`design.v`:
```
`timescale 1ns / 1ps
module logical(
input [15:0] a,b,
input [3*8:0] sel,
output reg [15:0] x
    );
 always@(*)
begin
    case(sel)
    "~": 
            x=~a;
    "|": 
            x=a|b;
    "&": 
            x=a&b;
    "~&": 
            x=~(a&b);
    "~|": 
            x=~(a|b);
    "^": 
            x=a^b;
    "~^": 
            x=~(a^b);
    "<<": 
            x=a<<1;
    ">>": 
            x=a>>1;
    "asl": 
            x={a[14:0],1'b0};
    "asr": 
            x={a[15],a[15:1]};
    "rol": 
            x={a[14:0],a[15]};
    "ror": 
            x={a[0],a[15:1]};  
    "cmp": 
            if(a>b)
                x=1;
             else if(a<b)
                x=16'hffff;
             else
                x=0;  
     default:
            x=0;
     endcase
end
endmodule
`timescale 1ns / 1ps
module arithmetic(
input [15:0] A,
input [15:0] B,
input [8:0] sel,
output reg [15:0] Sum,
output reg Cout
    );
wire [15:0] B_comp;
twos_comp TC(B,B_comp);
reg [15:0] b;
wire [15:0] S1;
wire c1;
adder A1( A, b, S1, c1);
always @(*)
case(sel)
"+" : begin
        b = B;
        Sum = S1;
        Cout = c1;
      end
"-" : begin
        b = B_comp;
        Sum = S1;
        Cout = 0;
      end       
default : begin
        b = B;
        Sum = 0;
        Cout = 0;
        end       
endcase 
endmodule
module adder(
input [15:0] A,
input [15:0] B,
output [15:0] Sum,
output Cout
    );
wire [2:0] cout_cla;
wire Cin;
assign Cin = 0;
carry_look_ahead CLA1(A[3:0],B[3:0], Cin, cout_cla[0]);
carry_look_ahead CLA2(A[7:4],B[7:4], cout_cla[0], cout_cla[1]);
carry_look_ahead CLA3(A[11:8],B[11:8], cout_cla[1], cout_cla[2] );  
carry_look_ahead CLA4(A[15:12],B[15:12], cout_cla[2], Cout );
ripple_carry_adder RCA1(A[3:0], B[3:0], Cin, Sum[3:0]);
ripple_carry_adder RCA2(A[7:4], B[7:4],cout_cla[0], Sum[7:4]);
ripple_carry_adder RCA3(A[11:8], B[11:8], cout_cla[1], Sum[11:8]);
ripple_carry_adder RCA4(A[15:12], B[15:12], cout_cla[2], Sum[15:12]);  
endmodule
module full_adder(
input a, b, cin,
output sum, cout
);
    assign sum = a ^ b ^ cin;
    assign cout = (a & b) | (b & cin) | (cin & a);
endmodule
module ripple_carry_adder(
    input [3:0] a, b,
    input cin,
    output [3:0] sum
);
    wire [3:0] c;
    full_adder FA1(a[0], b[0], cin, sum[0], c[0]);
    full_adder FA2(a[1], b[1], c[0], sum[1], c[1]);
    full_adder FA3(a[2], b[2], c[1], sum[2], c[2]);
    full_adder FA4(a[3], b[3], c[2], sum[3], c[3]);
endmodule
module carry_look_ahead(
input [3:0]a,b,
input Cin,
output Cout1);
wire [3:0]p,g;
assign p = a^b;
assign g = a&b;
assign Cout1 =  g[3] | (p[3] & g[2]) | (p[3] & p[2] & g[1]) | (p[3] & p[2] & p[1] & g[0]) | (p[3] & p[2] & p[1] & p[0] & Cin);
endmodule
module twos_comp(
input [15:0]B,
output [15:0]B_comp
);
assign B_comp = ~B + 1'b1;
endmodule
`timescale 1ns / 1ps
module multiplier( input clk, input[15:0]A1, B1, output reg [31:0] C);
integer i;
reg [31:0]A2;
reg [15:0]B2;
always@(posedge clk )
begin
		C=0;
		A2[15:0]=A1;
		A2[31:16]=0;
		B2=B1;
        for (i=0;i<16;i=i+1)
        begin
			if(B1[i]==1'b0)
			begin
				C=C+0;
			end
			else
			begin
				C=C+(A1<<i);
			end
		end
end
endmodule
`timescale 1ns / 1ps
module ALU(
input clk,
input [15:0]a,b,
input [3*8:0] op,
output  reg [31:0]out
    );
wire [15:0]z1,z2;
wire [31:0]z3;
reg [15:0] a1, a2, a3, b1, b2, b3;
reg [1:0] sel;
wire Cout;
always @(*)
if(  op == "" || op == "~" || op == "|" || op == "&" || op == "~&" || op == "~|" ||
     op == "^" || op == "~^" || op == ">>" || op == "<<" || op == "asr" || 
     op == "asl" || op == "ror" || op == "rol" || op == "cmp" )
 sel = 2'b00;
else if(op == "+" || op == "-")
    sel = 2'b01;
else if( op == "*" )
    sel = 2'b10;
else
    sel = 2'b00;
logical L(a1, b1, op, z1);
arithmetic AA1( a2,b2,op,z2,Cout);
multiplier M( clk,a3, b3, z3);
always @(*)
case(sel)
2'b00 : begin
        a1 = a;
        a2 = 0;
        a3 = 0;
        b1 = b;
        b2 = 0;
        b3 = 0;
        out[15:0] = z1;
        out[31:16] = 0;
        end
2'b01  : begin
        a1 = 0;
        a2 = a;
        a3 = 0;
        b1 = 0;
        b2 = b;
        b3 = 0;
        out[15:0] = z2;
        out[16] = Cout;
        out[31:17] = 0;
        end     
default :  begin
        a1 = 0;
        a2 = 0;
        a3 = a;
        b1 = 0;
        b2 = 0;
        b3 = b;
       out = z3;
        end            
endcase
endmodule
```
`constraint.sdc`:
```
create_clock -name core_clock -period 22.9 [get_ports {clk}]
set_input_delay 4.5800 -clock core_clock [delete_from_list [all_inputs] [get_ports {clk}]]
set_output_delay 4.5800 -clock core_clock [all_outputs]
set_load 0.01 [all_outputs]
```
`run.sh`:
```
#!/bin/bash
# the make line also repeats each setting of config.mk as NAME=value (left out here)
make -C /OpenROAD-flow-scripts/flow DESIGN_CONFIG=/design/flow/config.mk WORK_HOME=/design/flow/orfs CLKGATE_MAP_FILE= finish
```
`config.mk`:
```
export PLATFORM = sky130hd
export DESIGN_NAME = ALU
export DESIGN_NICKNAME = ALU
export VERILOG_FILES = /design/flow/design.v
export SDC_FILE = /design/flow/constraint.sdc
export NUM_CORES = 4
export LEC_CHECK = 0
export CAP_MARGIN = 20
export CORE_MARGIN = 2
export CORE_UTILIZATION = 66
export SETUP_SLACK_MARGIN = -1.59
export SLEW_MARGIN = 20
```
==> results of run 1 <==
## layer usage
| layer | GRT usage (%) | GRT overflow |
|---|---|---|
| met5 | 24.3 | 0 |
| met4 | 77.2 | 24 |
| met3 | 54.8 | 2 |
| met2 | 93.2 | 22 |
| met1 | 75.1 | 0 |
## per-stage QoR
step | setup slack, ns | hold slack, ns | TNS [ns]
after floorplan | -1.59 | 4.69 | -10.28
after global placement | -2.72 | 5.30 | -23.01
after detailed placement | -3.55 | 5.34 | -36.72
after CTS | -1.55 | 5.02 | -12.35
## timing repair
item	in CTS
hold buffers	0
setup buffers	54
endpoints found under the setup margin	10
gates resized	185
pin swaps	86
==> impl_metrics.ini, run 1 <==
; flow metrics
[synthesis]
avgSynthCellArea_sq_um = 6.97
edff_count_synth = 0
numSynthFlops = 32
ys_async_sr_fraction_pct = 0
ys_sh_xor_pct = 8.98
synth_dominant_cell_count = ha_1
synthDominantAreaCellType = ha_1
synth_mux_share_pct = 3.78
adder_and_majority_cell_fraction_of_the_synthesized_area_pct = 24.4
top_logic_kind = AND-OR/OR-AND gates
yosysUniqueCellTypes = 86
synthTopCellsByArea = ha_1 22%, a21oi_1 6.1%, nand2_1 6.1%
post_synthesis_cell_count = 2631
post_synth_most_frequent_cells = 316 x ha_1, 298 x nand2_1, 262 x nor2_1
ys_chip_area_sq_um = 18300
ys_dominant_reg_cell = dfxtp_1
post_synth_instance_area_sq_um = 18300
postSynthNetCount = 3031
synthSimpleGateAreaFrac_pct = 24.0
synth_area_in_compound_gates_pct = 30.9
ys_seq_share_pct = 3.50
synth_warnings = 5
area_share_top_type_pct = 21.6
yosys-stat-cells = 2631

[placed_design]
dpl.hpwl_microns = 57700
buffer_ports.inserted = 89
gp_congestion = 1.00
numPlacedInstances = 3685
place_area_sq_um = 24500

[grt]
gr-usage-all-layers_pct = 74.7
total_gr_overflow = 48

[run_status]
stop_stage = global routing
stop_error = [ERROR GRT-0116] Global routing finished with congestion. Check the congestion regions in the DRC Viewer.
status = stopped before the end

[clock_tree]
cts_buffers = 5
clock_tree.htree_level_count = 2
cts_root_buf = clkbuf_16
max_root_sink_buffers = 2
cts.sinks = 32

[floorplan]
floorplan.initialDensity_pct = 66.5
die_w_microns = 171
design.die.area_sq_um = 29100
floorplan.io_pins = 90
core_region_area_sq_um = 27600
rows = 61
chipHeight_microns = 171
==> inputs of run 2 (changes only) <==
Settings changed: CORE_UTILIZATION 66 to 67, CTS_CLUSTER_DIAMETER set to 278, CTS_CLUSTER_SIZE set to 98, PLACE_DENSITY set to 0.39, SETUP_SLACK_MARGIN -1.59 to unset.
Clock period 22.9 ns to 24.3 ns, I/O delays scaled along.
==> run 2 against run 1 <==
  * The flow again stops in global routing
  * Area after synthesis unchanged
  * Die size shrank 1.5%
  * Synthesized cell count did not move
==> impl_metrics.ini, run 2 <==
; flow metrics
[synthesis]
postSynthNetCount = 3031
ys_dominant_reg_cell = dfxtp_1
post_synthesis_cell_count = 2631
ys_seq_share_pct = 3.50
avgSynthCellArea_sq_um = 6.97
yosysUniqueCellTypes = 86
post_synth_instance_area_sq_um = 18300
synth_mux_share_pct = 3.78
synthDominantAreaCellType = ha_1
numSynthFlops = 32
post_synth_most_frequent_cells = 316 x ha_1, 298 x nand2_1, 262 x nor2_1
edff_count_synth = 0
yosys-stat-cells = 2631
synthTopCellsByArea = ha_1 22%, a21oi_1 6.1%, nand2_1 6.1%
adder_and_majority_cell_fraction_of_the_synthesized_area_pct = 24.4
top_logic_kind = AND-OR/OR-AND gates
synth_dominant_cell_count = ha_1
area_share_top_type_pct = 21.6
ys_async_sr_fraction_pct = 0
synth_area_in_compound_gates_pct = 30.9
synthSimpleGateAreaFrac_pct = 24.0
synth_warnings = 5
ys_chip_area_sq_um = 18300
ys_sh_xor_pct = 8.98

[clock_tree]
clock_tree.htree_level_count = 2
cts.sinks = 32
ctsHoldBuffers = 0
max_root_sink_buffers = 2
cts_buffers = 5
cts_root_buf = clkbuf_16

[run_status]
stop_error = [ERROR GRT-0116] Global routing finished with congestion. Check the congestion regions in the DRC Viewer.
stop_stage = global routing
status = stopped before the end

[floorplan]
core_region_area_sq_um = 26900
floorplan.initialDensity_pct = 68.2
floorplan.io_pins = 90
chipHeight_microns = 169
rows = 60
die_w_microns = 169
design.die.area_sq_um = 28700

[grt]
gr-usage-all-layers_pct = 78.4
total_gr_overflow = 17

[placed_design]
place_worst_setup_slack_ns = -2.09
dpl.hpwl_microns = 56700
buffer_ports.inserted = 89
numPlacedInstances = 3559
gp_congestion = 1.07
==> run 2: layer usage <==
| layer | track usage [%] | overflow |
|---|---|---|
| met5 | 35.7 | 0 |
| met4 | 79.2 | 8 |
| met3 | 62.6 | 0 |
| met2 | 95.4 | 8 |
| met1 | 77.7 | 1 |
==> run 2: stage by stage <==
| step | cell area [sq um] | utilization (%) |
|---|---|---|
| after CTS | 25700 | 95.8 |
| after global placement | 23900 | 88.8 |
| after detailed placement | 23900 | 88.8 |
| after floorplan | 18400 | - |
==> run 2: what timing repair did <==
item / CTS
setup buffers: 91
endpoints found under the setup margin: 11
resized: 230
pin swaps: 133
==> inputs of run 3 (changes only) <==
Settings changed: ABC_AREA set to 0, CAP_MARGIN 20 to 0, CORE_ASPECT_RATIO set to 0.58, CORE_UTILIZATION 67 to 72, CTS_CLUSTER_DIAMETER 278 to unset, CTS_CLUSTER_SIZE 98 to unset, GPL_ROUTABILITY_DRIVEN set to 1, PLACE_DENSITY 0.39 to unset, PLACE_DENSITY_LB_ADDON set to 0.2, SETUP_SLACK_MARGIN set to 5.0.
Clock period 24.3 ns to 27.1 ns, I/O delays scaled along.
==> run 3 against run 2 <==
  * The flow again stops in global routing
  * Area after synthesis did not move
  * Synthesized cell count did not move
  * Die size fell by 6.6%
==> impl_metrics.ini, run 3 <==
; flow metrics
[synthesis]
numSynthFlops = 32
synthTopCellsByArea = ha_1 22%, a21oi_1 6.1%, nand2_1 6.1%
synth_area_in_compound_gates_pct = 30.9
top_logic_kind = AND-OR/OR-AND gates
post_synth_instance_area_sq_um = 18300
post_synthesis_cell_count = 2631
ys_seq_share_pct = 3.50
adder_and_majority_cell_fraction_of_the_synthesized_area_pct = 24.4
synth_mux_share_pct = 3.78
synthDominantAreaCellType = ha_1
yosysUniqueCellTypes = 86
ys_chip_area_sq_um = 18300
yosys-stat-cells = 2631
post_synth_most_frequent_cells = 316 x ha_1, 298 x nand2_1, 262 x nor2_1
ys_sh_xor_pct = 8.98
area_share_top_type_pct = 21.6
synthSimpleGateAreaFrac_pct = 24.0
synth_dominant_cell_count = ha_1
synth_warnings = 5
ys_async_sr_fraction_pct = 0
edff_count_synth = 0
postSynthNetCount = 3031
avgSynthCellArea_sq_um = 6.97
ys_dominant_reg_cell = dfxtp_1

[clock_tree]
max_root_sink_buffers = 2
cts_root_buf = clkbuf_16
cts.sinks = 32
cts_buffers = 5
clock_tree.htree_level_count = 2

[placed_design]
dpl.hpwl_microns = 53700
numPlacedInstances = 3008
buffer_ports.inserted = 89
gp_congestion = 1.07
place_area_sq_um = 20400
place_worst_setup_slack_ns = -0.0750

[floorplan]
floorplan.io_pins = 90
die_w_microns = 213
design.die.area_sq_um = 26800
floorplan.initialDensity_pct = 73.3
core_region_area_sq_um = 25000
chipHeight_microns = 126
rows = 44

[run_status]
stop_error = [ERROR GRT-0116] Global routing finished with congestion. Check the congestion regions in the DRC Viewer.
stop_stage = global routing
status = stopped before the end

[grt]
total_gr_overflow = 76
gr-usage-all-layers_pct = 83.6
-- run 3: per-stage QoR --
step / hold slack [ns] / TNS, ns / power (uW) / utilization [%]
floorplan: 5.53 / 0 / 67.2 / -
global placement: 6.12 / 0 / 86.6 / 81.6
detailed placement: 6.12 / -0.188 / 87.6 / 81.6
CTS: 5.82 / 0 / 149 / 93.8
-- run 3: timing repair --
action	4_1_cts
endpoints found under the setup margin	18
resized	370
buffers inserted	206
cloned	0
pin swaps	193
hold buffers	0
-- run 3: metal layers --
metal / overflow / GRT usage (%)
met5: 0 / 47.7
met4: 32 / 79.2
met3: 4 / 72.8
met2: 38 / 94.3
met1: 2 / 86.2
==> inputs of run 4 (changes only) <==
Settings changed: ABC_AREA 0 to unset, CAP_MARGIN 0 to 20, CORE_ASPECT_RATIO 0.58 to unset, CORE_UTILIZATION 72 to 69, CTS_CLUSTER_DIAMETER set to 351, CTS_CLUSTER_SIZE set to 98, GPL_ROUTABILITY_DRIVEN 1 to unset, PLACE_DENSITY set to 0.4, PLACE_DENSITY_LB_ADDON 0.2 to unset, SETUP_SLACK_MARGIN 5.0 to unset.
Clock period 27.1 ns to 29.4 ns, I/O delays scaled along.
==> run 4 against run 3 <==
  * Now clean on timing, DRC and antenna
  * Die size is 4.1% higher
  * Area after synthesis stayed put
  * Synthesized cell count stayed put
==> impl_metrics.ini, run 4 <==
; yosys + openroad results
[routing]
detailedRoute.firstIterationViolations = 2580
post_dr_wirelength_cell_microns = 22.2
dr.pass1.iters = 6
detailroute.via_count = 21444
route.detailed.drc = 0
antenna_cells_inserted = 0
detail-route-antenna-nets = 0
wl_microns = 67000
post_drt_via_cell_ratio = 7.11

[placed_design]
dpl.hpwl_microns = 50100
buffer_ports.inserted = 89
numPlacedInstances = 3000
gp_congestion = 1.00
place_worst_setup_slack_ns = 0.0572
place_area_sq_um = 19600

[final_timing]
setup_slack_ns = 1.20
finalWorstPathRequiredPeriod_ns = 28.20
timing.final.setup_violations = 0
period_used_pct = 95.9
max_slew_margin_pct = 19.4
timing_worst_slew_pin_value_ns = 1.21
final-max-slew-violation-count = 0
clock.fmax_ghz = 0.0355
finalHoldViolations = 0

[worst_setup_path]
path_length_in_cells_of_the_critical_path = 113
timing.setup.critical_path_class = in -> reg
critPathMaxFanout = 16
crit_family = AND-OR/OR-AND gates
cp_slowest_cell = clkdlybuf4s50_1
cp-endpoint = M.C[30]$_DFF_P_
max_stage_delay_ns = 0.60
critical_path.n_buffers_inverters = 9
start_kind = input pin
cp_data_required_time_ns = 29.63
critical_path.most_common_cell = ha_1
timing.critical_path.from = op[3]
critical_path.endpoint_type = flip-flop
worstPathArrival_ns = 28.43

[synthesis]
ys_async_sr_fraction_pct = 0
numSynthFlops = 32
synthSimpleGateAreaFrac_pct = 24.0
ys_dominant_reg_cell = dfxtp_1
synth_area_in_compound_gates_pct = 30.9
yosysUniqueCellTypes = 86
synth_mux_share_pct = 3.78
synth_dominant_cell_count = ha_1
ys_chip_area_sq_um = 18300
top_logic_kind = AND-OR/OR-AND gates
yosys-stat-cells = 2631
area_share_top_type_pct = 21.6
synthTopCellsByArea = ha_1 22%, a21oi_1 6.1%, nand2_1 6.1%
synth_warnings = 5
post_synth_most_frequent_cells = 316 x ha_1, 298 x nand2_1, 262 x nor2_1
postSynthNetCount = 3031
post_synthesis_cell_count = 2631
adder_and_majority_cell_fraction_of_the_synthesized_area_pct = 24.4
synthDominantAreaCellType = ha_1
avgSynthCellArea_sq_um = 6.97
ys_sh_xor_pct = 8.98
edff_count_synth = 0
post_synth_instance_area_sq_um = 18300
ys_seq_share_pct = 3.50

[power]
max-vdd-ir-drop_uv = 22.7
power.switching_uw = 45.1
power_frac_clock_pct = 38.7
pwr.group.clock_uw = 51.8
cell_internal_pwr_uw = 88.8
post-layout-total-power_uw = 134
pg_comb_uw = 38.8
power-per-cell-area_nw_per_um2 = 6.69
p_sw_share_pct = 33.7
seq-power_uw = 43.4
comb_power_share_pct = 29.0
power_top_consumer = clock
share_seq_of_total_power_pct = 32.4
power.leakage_uw = 0.0103

[finish]
fin_cells = 3016
design.final.nets = 3081
final_util_pct = 76.8
design_area_sq_um = 20000
area_delta_synth_final_pct = 9.15

[floorplan]
die_w_microns = 167
core_region_area_sq_um = 26100
design.die.area_sq_um = 27900
floorplan.io_pins = 90
chipHeight_microns = 167
rows = 59
floorplan.initialDensity_pct = 70.3

[grt]
wire_length_of_the_first_global_routing_pass_microns = 104000
gr-usage-all-layers_pct = 45.3
grt_pass1_vias = 19916
antenna_found_initial = 0
grt_max_degree = 46
total_gr_overflow = 0

[clock_tree]
clk_transition_reported_paths_ns = 0.05
clock_tree.htree_level_count = 2
cts_buffers = 5
max_root_sink_buffers = 2
cts_root_buf = clkbuf_16
cts_tree = built
ctsHoldBuffers = 0
cts.sinks = 32

[min_path]
worstHoldPathType = in -> reg
worstHoldEndpoint = M.C[29]$_DFF_P_
hold_path.startpoint = b[15]
min_path_cells = 2

[run_status]
status = timing/DRC/antenna clean

[flow_run]
cap_violations = 0
number_of_openroad_warnings = 72
==> run 4: final cells by class <==
cell class / instances / area (sq um)
clock buffer: 5 / 125
inverter: 117 / 439
multi-input combinational: 2385 / 17100
clock inverter: 2 / 12.5
sequential: 32 / 641
timing repair buffer: 140 / 1310
tap: 335 / 419
fill: 2046 / 6050
==> run 4: timing repair <==
item	4_1_cts	5_1_grt
setup buffers	0	7
endpoints found under the setup margin	0	10
gates resized	0	49
==> run 4: routing by layer <==
layer | up-vias | global-route usage (%) | wire (microns)
met5 | - | 0 | 0
met4 | 0 | 24.8 | 4310
met3 | 315 | 9.86 | 9560
met2 | 1595 | 70.2 | 27900
met1 | 9748 | 58.5 | 25200
li1 | 9786 | - | -
==> run 4: metrics by stage <==
step	TNS (ns)	hold slack (ns)
3_5_place_dp	0	6.59
5_1_grt	-0.122	6.34
2_1_floorplan	0	5.99
6_report	0	6.31
4_1_cts	0	6.30
3_3_place_gp	0	6.58
==> inputs of run 5 (changes only) <==
Settings changed: ABC_AREA set to 1, CAP_MARGIN 20 to 0, CORE_ASPECT_RATIO set to 0.58, CORE_UTILIZATION 69 to 67, CTS_CLUSTER_DIAMETER 351 to 189, CTS_CLUSTER_SIZE 98 to unset, GPL_ROUTABILITY_DRIVEN set to 1, PLACE_DENSITY 0.4 to unset, SETUP_SLACK_MARGIN set to 2.4.
Clock period 29.4 ns to 21.3 ns, I/O delays scaled along.
==> run 5 against run 4 <==
  * Area after synthesis rose by 0.81%
  * The run now fails in clock tree synthesis
  * Die size rose by 3.9%
  * Synthesized cell count rose by 19%
==> impl_metrics.ini, run 5 <==
; flow metrics
[run_status]
status = stopped before the end
stop_stage = clock tree synthesis
stop_error = [ERROR DPL-0038] Utilization greater than 100%, impossible to legalize

[synthesis]
synthSimpleGateAreaFrac_pct = 37.1
post_synthesis_cell_count = 3129
yosysUniqueCellTypes = 67
ys_chip_area_sq_um = 18500
adder_and_majority_cell_fraction_of_the_synthesized_area_pct = 24.2
synthDominantAreaCellType = ha_1
numSynthFlops = 32
postSynthNetCount = 3529
post_synth_most_frequent_cells = 784 x nand2_1, 423 x inv_1, 316 x ha_1
synth_area_in_compound_gates_pct = 20.3
ys_dominant_reg_cell = dfxtp_1
ys_async_sr_fraction_pct = 0
synth_warnings = 5
post_synth_instance_area_sq_um = 18500
synth_mux_share_pct = 0.0542
avgSynthCellArea_sq_um = 5.90
synth_dominant_cell_count = nand2_1
area_share_top_type_pct = 21.4
ys_sh_xor_pct = 4.08
ys_seq_share_pct = 3.47
edff_count_synth = 0
synthTopCellsByArea = ha_1 21%, nand2_1 16%, inv_1 8.6%
top_logic_kind = simple AND/OR/NAND/NOR gates
yosys-stat-cells = 3129

[floorplan]
floorplan.initialDensity_pct = 67.9
chipHeight_microns = 130
rows = 46
floorplan.io_pins = 90
core_region_area_sq_um = 27200
die_w_microns = 222
design.die.area_sq_um = 29000

[placed_design]
gp_congestion = 1.09
dpl.hpwl_microns = 61800
buffer_ports.inserted = 89
numPlacedInstances = 4121
-- run 5: stage by stage --
stage	area (sq um)	worst slack, ns	utilization (%)	power [uW]	hold slack [ns]
floorplan	19600	0.948	-	95.4	4.44
global placement	25100	-0.553	92.1	127	4.94
detailed placement	25100	-1.74	92.1	130	4.95
==> inputs of run 6 (changes only) <==
Settings changed: CORE_UTILIZATION 67 to 71, CTS_CLUSTER_DIAMETER 189 to 358, SETUP_SLACK_MARGIN 2.4 to 5.0.
Clock period 21.3 ns to 18.4 ns, I/O delays scaled along.
==> run 6 against run 5 <==
  * The flow stops in detailed placement
  * Synthesized cell count unchanged
  * Die size decreased by 5.5%
  * Area after synthesis unchanged
==> impl_metrics.ini, run 6 <==
; flow metrics
[run_status]
status = stopped before the end
stop_stage = detailed placement
stop_error = [ERROR DPL-0038] Utilization greater than 100%, impossible to legalize

[synthesis]
ys_async_sr_fraction_pct = 0
area_share_top_type_pct = 21.4
synth_area_in_compound_gates_pct = 20.3
avgSynthCellArea_sq_um = 5.90
synth_dominant_cell_count = nand2_1
synthSimpleGateAreaFrac_pct = 37.1
synthDominantAreaCellType = ha_1
yosysUniqueCellTypes = 67
post_synth_instance_area_sq_um = 18500
ys_dominant_reg_cell = dfxtp_1
ys_seq_share_pct = 3.47
numSynthFlops = 32
top_logic_kind = simple AND/OR/NAND/NOR gates
post_synthesis_cell_count = 3129
edff_count_synth = 0
synth_mux_share_pct = 0.0542
ys_sh_xor_pct = 4.08
postSynthNetCount = 3529
adder_and_majority_cell_fraction_of_the_synthesized_area_pct = 24.2
yosys-stat-cells = 3129
synthTopCellsByArea = ha_1 21%, nand2_1 16%, inv_1 8.6%
post_synth_most_frequent_cells = 784 x nand2_1, 423 x inv_1, 316 x ha_1
ys_chip_area_sq_um = 18500
synth_warnings = 5

[floorplan]
rows = 44
chipHeight_microns = 127
floorplan.initialDensity_pct = 73.1
core_region_area_sq_um = 25300
floorplan.io_pins = 90
die_w_microns = 216
design.die.area_sq_um = 27400

[placed_design]
buffer_ports.inserted = 89
gp_congestion = 1.11
## run 6: metrics by stage
step	TNS [ns]	instance area (sq um)
after floorplan	-8.49	19600
after global placement	-27.64	25800
==> inputs of run 7 (changes only) <==
Settings changed: CORE_ASPECT_RATIO 0.58 to 0.92, CORE_UTILIZATION 71 to 70, CTS_CLUSTER_DIAMETER 358 to unset, PLACE_DENSITY set to 0.65, SETUP_SLACK_MARGIN 5.0 to -1.36.
Clock period 18.4 ns to 20.3 ns, I/O delays scaled along.
==> run 7 against run 6 <==
  * The run fails in clock tree synthesis
  * Die size grew 1.2%
  * Synthesized cell count is the same
  * Area after synthesis is the same
==> impl_metrics.ini, run 7 <==
; flow metrics
[synthesis]
synthTopCellsByArea = ha_1 21%, nand2_1 16%, inv_1 8.6%
ys_chip_area_sq_um = 18500
avgSynthCellArea_sq_um = 5.90
synth_mux_share_pct = 0.0542
post_synth_most_frequent_cells = 784 x nand2_1, 423 x inv_1, 316 x ha_1
ys_seq_share_pct = 3.47
numSynthFlops = 32
synth_dominant_cell_count = nand2_1
yosysUniqueCellTypes = 67
post_synthesis_cell_count = 3129
synth_area_in_compound_gates_pct = 20.3
ys_async_sr_fraction_pct = 0
ys_dominant_reg_cell = dfxtp_1
postSynthNetCount = 3529
synthDominantAreaCellType = ha_1
top_logic_kind = simple AND/OR/NAND/NOR gates
post_synth_instance_area_sq_um = 18500
area_share_top_type_pct = 21.4
adder_and_majority_cell_fraction_of_the_synthesized_area_pct = 24.2
ys_sh_xor_pct = 4.08
synth_warnings = 5
edff_count_synth = 0
synthSimpleGateAreaFrac_pct = 37.1
yosys-stat-cells = 3129

[floorplan]
die_w_microns = 173
floorplan.initialDensity_pct = 70.6
core_region_area_sq_um = 26200
rows = 57
design.die.area_sq_um = 27700
floorplan.io_pins = 90
chipHeight_microns = 160

[placed_design]
place_worst_setup_slack_ns = -4.17
numPlacedInstances = 4208
dpl.hpwl_microns = 66500
gp_congestion = 1.03
buffer_ports.inserted = 89

[run_status]
status = stopped before the end
stop_stage = clock tree synthesis
stop_error = [ERROR DPL-0038] Utilization greater than 100%, impossible to legalize
## run 7: stage by stage
step	hold WS (ns)	util (%)	TNS, ns	total power, uW	cell area, sq um
after floorplan	4.24	-	-8.07	99.4	18500
after global placement	4.74	94.6	-17.59	134	24800
after detailed placement	4.77	94.6	-46.52	140	24800
No activity file was given, so power comes from the tool's default toggle rates.
